Design apb_top, start of the top module:
module apb_top #(parameter ADDRESS=8, parameter DATA =8, parameter LOCATION=64)(
input PCLK,PRESETn,transfer,READ_WRITE,
input [ADDRESS-1:0] apb_write_paddr,apb_read_paddr,
input [DATA-1:0] apb_write_data,
output [DATA-1:0] apb_read_data_out);
For scale: about 3,000 cells after synthesis, roughly 530 flip-flops, about 36 I/O pins, ~0.025 mm^2 of cells after synthesis.
Settings: LEC_CHECK=0, ABC_AREA=1, CAP_MARGIN=30, CELL_PAD_IN_SITES_DETAIL_PLACEMENT=2, CELL_PAD_IN_SITES_GLOBAL_PLACEMENT=3, CORE_ASPECT_RATIO=1.09, CORE_MARGIN=2, CORE_UTILIZATION=23, CTS_CLUSTER_SIZE=27, GPL_ROUTABILITY_DRIVEN=1, GPL_TIMING_DRIVEN=1, HOLD_SLACK_MARGIN=0.24, MIN_ROUTING_LAYER=met1, SETUP_SLACK_MARGIN=0.93, SLEW_MARGIN=40, TNS_END_PERCENT=35; clock period 5.65 ns.
run.sh (not shown) runs the stock make flow with config.mk's settings and CLKGATE_MAP_FILE=.
The baseline ran to the end with no violations.
Rerun with:
==> flow/config.mk (replaced) <==
export PLATFORM = sky130hd
export DESIGN_NAME = apb_top
export DESIGN_NICKNAME = apb_top
export VERILOG_FILES = /design/flow/design.v
export SDC_FILE = /design/flow/constraint.sdc
export NUM_CORES = 4
export LEC_CHECK = 0
export CAP_MARGIN = 20
export CORE_MARGIN = 2
export CORE_UTILIZATION = 40
export PLACE_DENSITY = 0.6
export SLEW_MARGIN = 20
==> flow/constraint.sdc (replaced) <==
create_clock -name core_clock -period 4.5 [get_ports {PCLK}]
set_input_delay 0.9000 -clock core_clock [delete_from_list [all_inputs] [get_ports {PCLK}]]
set_output_delay 0.9000 -clock core_clock [all_outputs]
set_load 0.01 [all_outputs]
Outcome:
- The changed run completed with no timing, DRC or antenna violations
- hold slack degrades by 0.28 ns
- first-iteration DRC count went up to 3.1 times its value
- non-clock buffer count went up by 113
- sequential power went up by 26%
- die size went down by 46%
- synthesized cell count went down by 20%
- clock skew barely changes
- setup slack degrades by 1.0 ns

========
The RTL this note starts from:
==> flow/design.v <==
module master_apb #(parameter ADDR_WIDTH=8, parameter DATA_WIDTH =8, parameter STATE=2 )(
input PCLK,
input PRESETn,
input [ADDR_WIDTH-1:0] apb_write_paddr,
input [DATA_WIDTH-1:0] apb_write_data,
input [ADDR_WIDTH-1:0] apb_read_paddr,
input READ_WRITE,
input PREADY,
input transfer,
input [DATA_WIDTH-1:0] PRDATA,
output PWRITE,
output reg PSEL,
output reg PENABLE,
output [ADDR_WIDTH-1:0] PADDR,
output reg[DATA_WIDTH-1:0] PWDATA,
output reg [DATA_WIDTH-1:0] apb_read_data_out
);
parameter IDLE=2'b00;
parameter SETUP=2'b01;
parameter ACCESS=2'b11;
reg [STATE-1:0] current_state,next_state;
wire [DATA_WIDTH-1:0] temp_read;
always @(posedge PCLK or negedge PRESETn)
begin
if(!PRESETn)
current_state<=IDLE;
else
current_state<=next_state;
end
always @(*)
begin
case (current_state)
IDLE: 
begin
if(transfer==1'b1)
next_state=SETUP;
else
next_state=IDLE;
end
SETUP:
begin
next_state=ACCESS;
end
ACCESS:
begin
if(PREADY==1'b1&&transfer==1'b1)
next_state=SETUP;
else if(PREADY==1'b1&&transfer==1'b0)
next_state=IDLE;
else
next_state=ACCESS;
end
default:
next_state=IDLE;
endcase
end
always@(*)
begin
PWDATA='b0;
case(current_state)
IDLE:
begin
PSEL=1'b0;
PENABLE=1'b0;
end
SETUP:
begin
PSEL=1'b1;
PENABLE=1'b0;
PWDATA=apb_write_data;
end
ACCESS:
begin
PSEL=1'b1;
PENABLE=1'b1;
PWDATA=apb_write_data;
end
default:
begin
PSEL=1'b0;
PENABLE=1'b0;
end
endcase
end
always @(posedge PCLK or negedge PRESETn)
begin
if(!PRESETn)
apb_read_data_out<='b0;
else if (current_state==ACCESS && PWRITE==1'b0)
apb_read_data_out<=PRDATA;
end
assign PWRITE=READ_WRITE;
assign PADDR= READ_WRITE?apb_write_paddr:apb_read_paddr;
endmodule
module RAM_slave #(parameter ADDRESS=8, parameter DATA=8, parameter LOCATION=64, parameter STATES=3)(
input PWRITE,PCLK,PRESETn,
input PSEL1,
input PENABLE,
input [ADDRESS-1:0] paddr,
input [DATA-1:0] pwdata,
output reg [DATA-1:0] prdata,
output reg PREADY
);
parameter IDLE=2'b00;
parameter TRANSFER=2'b01;
parameter WRITE=2'b11;
parameter READ=2'b10;
localparam AW=$clog2(LOCATION);
reg [STATES-1:0] current_state,next_state;
reg [DATA-1:0] memory [0:LOCATION-1];
integer i;
always @(posedge PCLK or negedge PRESETn )
begin
if(!PRESETn)
current_state<=IDLE;
else
current_state<=next_state;
end
always @(*)
begin
case (current_state)
IDLE: 
if(PSEL1==1'b1)
next_state=TRANSFER;
else 
next_state=IDLE;
TRANSFER:
next_state=IDLE;
default:
next_state=IDLE;
endcase
end
always @(*)
if(!PRESETn)
begin
prdata='b0;
PREADY=1'b0;
end
else
begin
    case(current_state)
    IDLE:
    begin
        prdata='b0;
        PREADY=1'b0;
    end
    TRANSFER:
    begin
        PREADY=1'b1;
	if(PWRITE==1'b0)
	if(paddr<LOCATION)
	prdata=memory[paddr[AW-1:0]];
	else
	prdata='b0;	
        else
	 prdata='b0;
    end
default:
begin
prdata='b0;
        PREADY=1'b0;
end
    endcase
end
always @(posedge PCLK or negedge PRESETn)
begin
if(!PRESETn)
begin
    for(i=0;i<LOCATION;i=i+1)
    memory[i]<='b0;
end
else if(current_state==TRANSFER&&PWRITE==1'b1&&paddr<LOCATION)
memory[paddr[AW-1:0]]<=pwdata;
end
endmodule
module apb_top #(parameter ADDRESS=8, parameter DATA =8, parameter LOCATION=64)(
input PCLK,PRESETn,transfer,READ_WRITE,
input [ADDRESS-1:0] apb_write_paddr,apb_read_paddr,
input [DATA-1:0] apb_write_data,
output [DATA-1:0] apb_read_data_out);
wire PWRITE;
wire PREADY;
wire PSEL1;
wire PENABLE;
wire [ADDRESS-1:0] paddr;
wire [DATA-1:0] pwdata,prdata;
master_apb #(.ADDR_WIDTH(ADDRESS),.DATA_WIDTH(DATA)) master(
.PCLK(PCLK),
.PRESETn(PRESETn),
.apb_write_paddr(apb_write_paddr),
.apb_write_data(apb_write_data),
.apb_read_paddr(apb_read_paddr),
.READ_WRITE(READ_WRITE),
.PREADY(PREADY),
.transfer(transfer),
.PRDATA(prdata),
.PWRITE(PWRITE),
.PSEL(PSEL1),
.PENABLE(PENABLE),
.PADDR(paddr),
.PWDATA(pwdata),
.apb_read_data_out(apb_read_data_out));
RAM_slave #(.ADDRESS(ADDRESS),.DATA(DATA), .LOCATION(LOCATION)) slave_dut (
.PWRITE(PWRITE),
.PCLK(PCLK),
.PRESETn(PRESETn),
.PSEL1(PSEL1),
.PENABLE(PENABLE),
.paddr(paddr),
.pwdata(pwdata),
.prdata(prdata),
.PREADY(PREADY)
);
endmodule
==> flow/config.mk <==
export PLATFORM = sky130hd
export DESIGN_NAME = apb_top
export DESIGN_NICKNAME = apb_top
export VERILOG_FILES = /design/flow/design.v
export SDC_FILE = /design/flow/constraint.sdc
export NUM_CORES = 4
export LEC_CHECK = 0
export CAP_MARGIN = 20
export CORE_MARGIN = 2
export CORE_UTILIZATION = 65
export CTS_CLUSTER_SIZE = 27
export HOLD_SLACK_MARGIN = 0.24
export SETUP_SLACK_MARGIN = -0.14
export SLEW_MARGIN = 20
export TNS_END_PERCENT = 35
==> flow/constraint.sdc <==
create_clock -name core_clock -period 3.51 [get_ports {PCLK}]
set_input_delay 0.7020 -clock core_clock [delete_from_list [all_inputs] [get_ports {PCLK}]]
set_output_delay 0.7020 -clock core_clock [all_outputs]
set_load 0.01 [all_outputs]
The first run produced a layout that fails on setup timing.
Then changed:
Settings changed: CORE_UTILIZATION 65 to 72, HOLD_SLACK_MARGIN 0.24 to -0.08, SETUP_SLACK_MARGIN -0.14 to 0.52.
Clock period 3.51 ns to 1.8 ns, I/O delays scaled along.
Result: Now the flow never finished: it broke off in clock tree synthesis with DPL-0038. Synthesized cell count does not change. Area after synthesis stays the same. Die area fell by 9.5%.
Then changed:
Settings changed: CORE_UTILIZATION 72 to 12, CTS_CLUSTER_SIZE 27 to not set, HOLD_SLACK_MARGIN -0.08 to not set, PLACE_DENSITY set to 0.6, SETUP_SLACK_MARGIN 0.52 to not set, TNS_END_PERCENT 35 to not set.
Clock period 1.8 ns to 5.64 ns, I/O delays scaled along.
Outcome: This time the run produced a clean layout. Die area rises to 5.8 times its value. Synthesized cell count stays the same. Synthesized area stays the same.
Power is estimated from default activity; no workload was simulated.
